## T
Design project_euler_17, start of the top module:
module project_euler_17(
  input clk,
  input reset,
  output reg [3:0] ones_digit,
  output reg [3:0] tens_digit,
  output reg [3:0] hundreds_digit,
  output reg [15:0] letter_count,
  output reg done
);
Settings: LEC_CHECK=0, ABC_AREA=1, CAP_MARGIN=10, CELL_PAD_IN_SITES_DETAIL_PLACEMENT=2, CORE_MARGIN=2, CORE_UTILIZATION=70, CTS_CLUSTER_SIZE=95, GPL_ROUTABILITY_DRIVEN=1, HOLD_SLACK_MARGIN=0.11, MAX_ROUTING_LAYER=met4, MIN_ROUTING_LAYER=met1, PLACE_DENSITY_LB_ADDON=0.09, SLEW_MARGIN=20, TNS_END_PERCENT=10; clock period 10.0 ns.
run.sh (not shown) runs the stock make flow with config.mk's settings and CLKGATE_MAP_FILE=.
T did not run to completion, as it errored out during 3_5_place_dp.
### T -> P
- CTS_CLUSTER_SIZE changed from 95 to 93
- CORE_UTILIZATION changed from 70 to 40
- CAP_MARGIN changed from 10 to 20
- CTS_CLUSTER_DIAMETER newly set to 144
- CELL_PAD_IN_SITES_DETAIL_PLACEMENT removed (was 2)
- PLACE_DENSITY_LB_ADDON removed (was 0.09)
- MAX_ROUTING_LAYER removed (was met4)
- TNS_END_PERCENT removed (was 10)
- GPL_ROUTABILITY_DRIVEN removed (was 1)
- HOLD_SLACK_MARGIN removed (was 0.11)
- PLACE_DENSITY newly set to 0.38
- MIN_ROUTING_LAYER removed (was met1)
- ABC_AREA removed (was 1)
### Flow results
The final layout from P, which completed every stage, passed the timing, DRC and antenna checks at the end of the flow. Tool error DPL-0033 stopped T during 3_5_place_dp; no final results. Yosys chip area is higher on P. T → P: die height picked up an extra 35%; share of synthesized area spent on multiplexers has increased; synthesized area climbed 230 µm²; final weighted congestion in routability-driven placement decreased 23%. Simple-gate share of the synthesized area: P vs T down 14 points. Diff T -> P | unique cell type count in the Yosys netlist | increase of 36.

* * *

Starting RTL as in the previous note.
Settings: LEC_CHECK=0, CAP_MARGIN=0, CELL_PAD_IN_SITES_DETAIL_PLACEMENT=0, CORE_ASPECT_RATIO=0.5, CORE_MARGIN=2, CORE_UTILIZATION=64, GPL_ROUTABILITY_DRIVEN=1, HOLD_SLACK_MARGIN=0.06, MAX_ROUTING_LAYER=met5, PLACE_DENSITY=0.8, SETUP_SLACK_MARGIN=-0.95, SLEW_MARGIN=40, TNS_END_PERCENT=25; clock period 9.58 ns.
The first run produced a clean layout.
Change:
Settings changed: CAP_MARGIN 0 to 20, PLACE_DENSITY 0.8 to not set, PLACE_DENSITY_LB_ADDON set to 0.05.
Clock skew shrinks by 4.2 ps.
Area after synthesis stays the same.
Synthesized cell count is unchanged.

* * *

Starting RTL as in the previous note.
clock: 6.8 ns
lec_check: 0
abc_area: 1
cap_margin: 20
core_aspect_ratio: 0.5
core_margin: 2
core_utilization: 72
cts_cluster_diameter: 400
cts_cluster_size: 99
hold_slack_margin: -0.07
place_density: 0.36
slew_margin: 20
The baseline finished with timing, DRC and antenna clean.
Then changed:
- ABC_AREA: 1 -> default
- CAP_MARGIN: 20 -> 0
- CORE_ASPECT_RATIO: 0.5 -> 1.53
- CORE_UTILIZATION: 72 -> 66
- CTS_CLUSTER_DIAMETER: 400 -> default
- CTS_CLUSTER_SIZE: 99 -> default
- HOLD_SLACK_MARGIN: -0.07 -> default
- PLACE_DENSITY: 0.36 -> default
- SETUP_SLACK_MARGIN: default -> 1.7
=> The changed run went through all stages and came out clean. Clock-buffer cell count climbs by 1. Routed wire length grows by 34%. Core utilization is higher by 3.1 points. Global-route usage shrinks by 2.4 points. Hold slack improves by 0.013 ns. Synthesized cell count decreases by 11%. Sequential cell count stays the same. Via count goes up by 15%.
Then changed:
- ABC_AREA: default -> 1
- CAP_MARGIN: 0 -> 20
- CORE_ASPECT_RATIO: 1.53 -> default
- CORE_UTILIZATION: 66 -> 65
- SETUP_SLACK_MARGIN: 1.7 -> default
- clock period: 6.8 -> 6.35 ns (I/O delays scaled with it)
Result:
- total power came out lower by 2.9%
- hold slack degrades by 0.036 ns
- count of clock-buffer cells in the layout decreases by 1
- wire length drops by 44%
- non-clock buffer count goes down by 47
- worst setup slack got worse by 0.16 ns
- design area goes down by 19%
- register-to-register slack loses 0.16 ns
- first-iteration DRC count came out lower by 77%
- final cell count is higher by 3.6%
Then changed:
- CORE_UTILIZATION: 65 -> 40
- HOLD_SLACK_MARGIN: default -> 0.11
- clock period: 6.35 -> 10.0 ns (I/O delays scaled with it)
Outcome: Wire length shrinks by a few percent. Power shrinks by well over a third. Synthesized area stays the same. Cell count grows by a few percent. Setup slack improved by 3.6 ns. Core utilization shrinks by 30 points. Critical path depth grows by 1. Clock skew is about the same. First-iteration DRC count shrinks by a quarter to a third. Global-route usage shrinks by 12 points. Maximum frequency stays flat.
Then changed:
- ABC_AREA: 1 -> default
- CAP_MARGIN: 20 -> 40
- CELL_PAD_IN_SITES_DETAIL_PLACEMENT: default -> 2
- CORE_ASPECT_RATIO: default -> 1.96
- GPL_ROUTABILITY_DRIVEN: default -> 0
- HOLD_SLACK_MARGIN: 0.11 -> default
- MIN_ROUTING_LAYER: default -> met1
- TNS_END_PERCENT: default -> 75
Outcome: The new run ran to the end with no violations; count of clock-buffer cells in the layout drops by 2; sequential share of layout area decreases by 1.3 points; worst setup slack degrades by 2.2 ns; synthesized area grows by about 8%; first-iteration DRC count came out higher by about 90%; total power came out higher by 17%.

* * *

Setup of lane 1:
The RTL this note starts from:
==> flow/design.v <==
module project_euler_17(
  input clk,
  input reset,
  output reg [3:0] ones_digit,
  output reg [3:0] tens_digit,
  output reg [3:0] hundreds_digit,
  output reg [15:0] letter_count,
  output reg done
);
  integer next_ones_digit;
  integer next_tens_digit;
  integer next_hundreds_digit;
  integer letters;
  always @(posedge clk or posedge reset)
  begin
    if (reset) begin
      ones_digit <= 0;
      tens_digit <= 0;
      hundreds_digit <= 0;
      letter_count <= 0;
      done <= 0;
    end
    else if (!done) begin
      next_ones_digit = 0;
      next_tens_digit = 0;
      next_hundreds_digit = 0;
      letters = 0;
      next_tens_digit[3:0] = tens_digit;
      next_hundreds_digit[3:0] = hundreds_digit;
      if (ones_digit == 9) begin
        next_ones_digit = 0;
        if (tens_digit == 9) begin
          next_tens_digit = 0;
          if (hundreds_digit == 9) begin
            next_hundreds_digit = 0;
            letters += 11;  
            done <= 1;
          end
          else
            next_hundreds_digit[3:0] = hundreds_digit + 1;
        end
        else
          next_tens_digit[3:0] = tens_digit + 1;
      end
      else
        next_ones_digit[3:0] = ones_digit + 1;
      if (next_tens_digit != 1) begin
        case (next_ones_digit)
          1: letters += 3;  
          2: letters += 3;  
          3: letters += 5;  
          4: letters += 4;  
          5: letters += 4;  
          6: letters += 3;  
          7: letters += 5;  
          8: letters += 5;  
          9: letters += 4;  
        endcase
        case (next_tens_digit)
          2: letters += 6;  
          3: letters += 6;  
          4: letters += 5;  
          5: letters += 5;  
          6: letters += 5;  
          7: letters += 7;  
          8: letters += 6;  
          9: letters += 6;  
        endcase
      end
      else begin
        case (next_ones_digit)
          0: letters += 3;  
          1: letters += 6;  
          2: letters += 6;  
          3: letters += 8;  
          4: letters += 8;  
          5: letters += 7;  
          6: letters += 7;  
          7: letters += 9;  
          8: letters += 8;  
          9: letters += 8;  
        endcase
      end
      case (next_hundreds_digit)
        1: letters += 10;  
        2: letters += 10;  
        3: letters += 12;  
        4: letters += 11;  
        5: letters += 11;  
        6: letters += 10;  
        7: letters += 12;  
        8: letters += 12;  
        9: letters += 11;  
      endcase
      if (next_hundreds_digit > 0 && ((next_ones_digit > 0) || (next_tens_digit > 0)))
        letters += 3;  
      ones_digit <= next_ones_digit[3:0];
      tens_digit <= next_tens_digit[3:0];
      hundreds_digit <= next_hundreds_digit[3:0];
      letter_count <= letter_count + letters[15:0];
    end
  end
endmodule
clock: 10.0 ns
lec_check: 0
abc_area: 1
cap_margin: 10
cell_pad_in_sites_detail_placement: 2
core_margin: 2
core_utilization: 70
cts_cluster_size: 58
gpl_routability_driven: 0
hold_slack_margin: 0.11
max_routing_layer: met4
min_routing_layer: met2
place_density_lb_addon: 0.09
slew_margin: 20
tns_end_percent: 10
Stage in which a tool error killed lane 1: detailed placement (3_5_place_dp).
diff inputs: lane 1 => lane 2
Settings: CORE_UTILIZATION: 70 -> 65; ABC_AREA: 1 -> unset; CORE_ASPECT_RATIO: unset -> 0.5; PLACE_DENSITY_LB_ADDON: 0.09 -> unset; MIN_ROUTING_LAYER: met2 -> unset; CTS_CLUSTER_SIZE: 58 -> unset; HOLD_SLACK_MARGIN: 0.11 -> unset; CELL_PAD_IN_SITES_DETAIL_PLACEMENT: 2 -> unset; CAP_MARGIN: 10 -> 20; GPL_ROUTABILITY_DRIVEN: 0 -> unset; MAX_ROUTING_LAYER: met4 -> unset.
[summary]
- Lane 2 completed; timing, DRC and antenna clean
- Lane 1 got as far as detailed placement (3_5_place_dp), where a tool error ended the run.
- Delta (lane 2 minus lane 1): row count lost 5; post-synthesis xor/xnor area fraction climbed 4.8 points.
- Per the comparison of lane 2 with lane 1, die size increased by 17% relative to the old numbers; vertical die dimension lost about 22%; total core area picked up an extra 700 µm².
For lane 3, these inputs were changed with respect to lane 2:
Settings: a change of CORE_UTILIZATION from 65 to 72; an added MIN_ROUTING_LAYER of met1; a change of CAP_MARGIN from 20 to 0; an added GPL_ROUTABILITY_DRIVEN of 0; a change of TNS_END_PERCENT from 10 to 75; an added CELL_PAD_IN_SITES_DETAIL_PLACEMENT of 2; a change of CORE_ASPECT_RATIO from 0.5 to 1.96.
==> comparison <==
detailed placement (3_5_place_dp): lane 3 exited with error. Per the final summary, lane 2 finished and its layout is clean on timing, DRC and antenna. As far as xor/xnor cell area share of the yosys netlist goes, lane 3 and lane 2 are indistinguishable; the numbers are identical. Synthesized flop and latch total: lane 2 vs lane 3, no meaningful difference. From lane 2 to lane 3 the numbers moved as follows: floorplan utilization shows an increase of 7.4 points; synthesized-area fraction occupied by and/or/nand/nor cells shows no meaningful change. On row count, the lower figure sits with lane 2, not lane 3. Area of the synthesized netlist per yosys stat came out exactly the same in lane 2 and lane 3. As far as number of instances in the synthesized netlist goes, lane 3 and lane 2 are indistinguishable; the numbers are identical. Diff lane 3..lane 2 | number of distinct library cells after synthesis | unchanged. Lane 3 vs. lane 2: area of the core went down by 10%; area of the die fell by about 9%. Compare lane 2 and lane 3 | die boundary width lower: lane 3.
## Diff of input files: lane 4 against lane 3
Settings: ABC_AREA: unset -> 0; TNS_END_PERCENT: 75 -> 45; CELL_PAD_IN_SITES_DETAIL_PLACEMENT: 2 -> unset; GPL_ROUTABILITY_DRIVEN: 0 -> unset; CORE_UTILIZATION: 72 -> 40; MIN_ROUTING_LAYER: met1 -> unset; CORE_ASPECT_RATIO: 1.96 -> unset; MAX_ROUTING_LAYER: unset -> met4; HOLD_SLACK_MARGIN: unset -> 0.11; CAP_MARGIN: 0 -> 20.
Findings:
Lane 4 against lane 3: horizontal extent of the die increased 40 µm, number of standard-cell rows in the floorplan now sits lower. Lane 4 reached the end of the flow, and the finished layout is clean on the timing, DRC and antenna checks. From lane 3 to lane 4 the numbers moved as follows: area of the chip moved up; number of ports placed on the die boundary held. Re y dimension of the die: lane 4 is about 4% down on lane 3.
For lane 5, these inputs were changed with respect to lane 4:
Settings: TNS_END_PERCENT: 45 -> unset; GPL_ROUTABILITY_DRIVEN: unset -> 0; MIN_ROUTING_LAYER: unset -> met2; ABC_AREA: 0 -> unset; HOLD_SLACK_MARGIN: 0.11 -> unset; MAX_ROUTING_LAYER: met4 -> unset; CELL_PAD_IN_SITES_DETAIL_PLACEMENT: unset -> 2; CAP_MARGIN: 20 -> 40.
Notes after the runs:
Maximum operating frequency deteriorates in lane 5 relative to lane 4. Diff lane 4 -> lane 5: final wirelength went up by about 60%; register share of the cell area shrank by 0.33 points; area growth from synthesis to layout +1.8 points. Re number of iterations in the first detailed-routing pass: lane 5 is 3 up on lane 4. Lane 5 against lane 4: worst hold slack saw an increase; least setup slack across all paths after layout moved down. Compared with lane 4, lane 5 is the more power-hungry design. Lane 5: clock period minus final worst setup slack is 810 ps higher than what lane 4 reported. Relative to lane 4, multi-input logic portion of the cell area decreased by 0.91 points in lane 5. Clock group share of total power up 9.6 points in lane 5 wrt lane 4.
Power figures rest on the tool's default switching activity, not on a simulated workload.
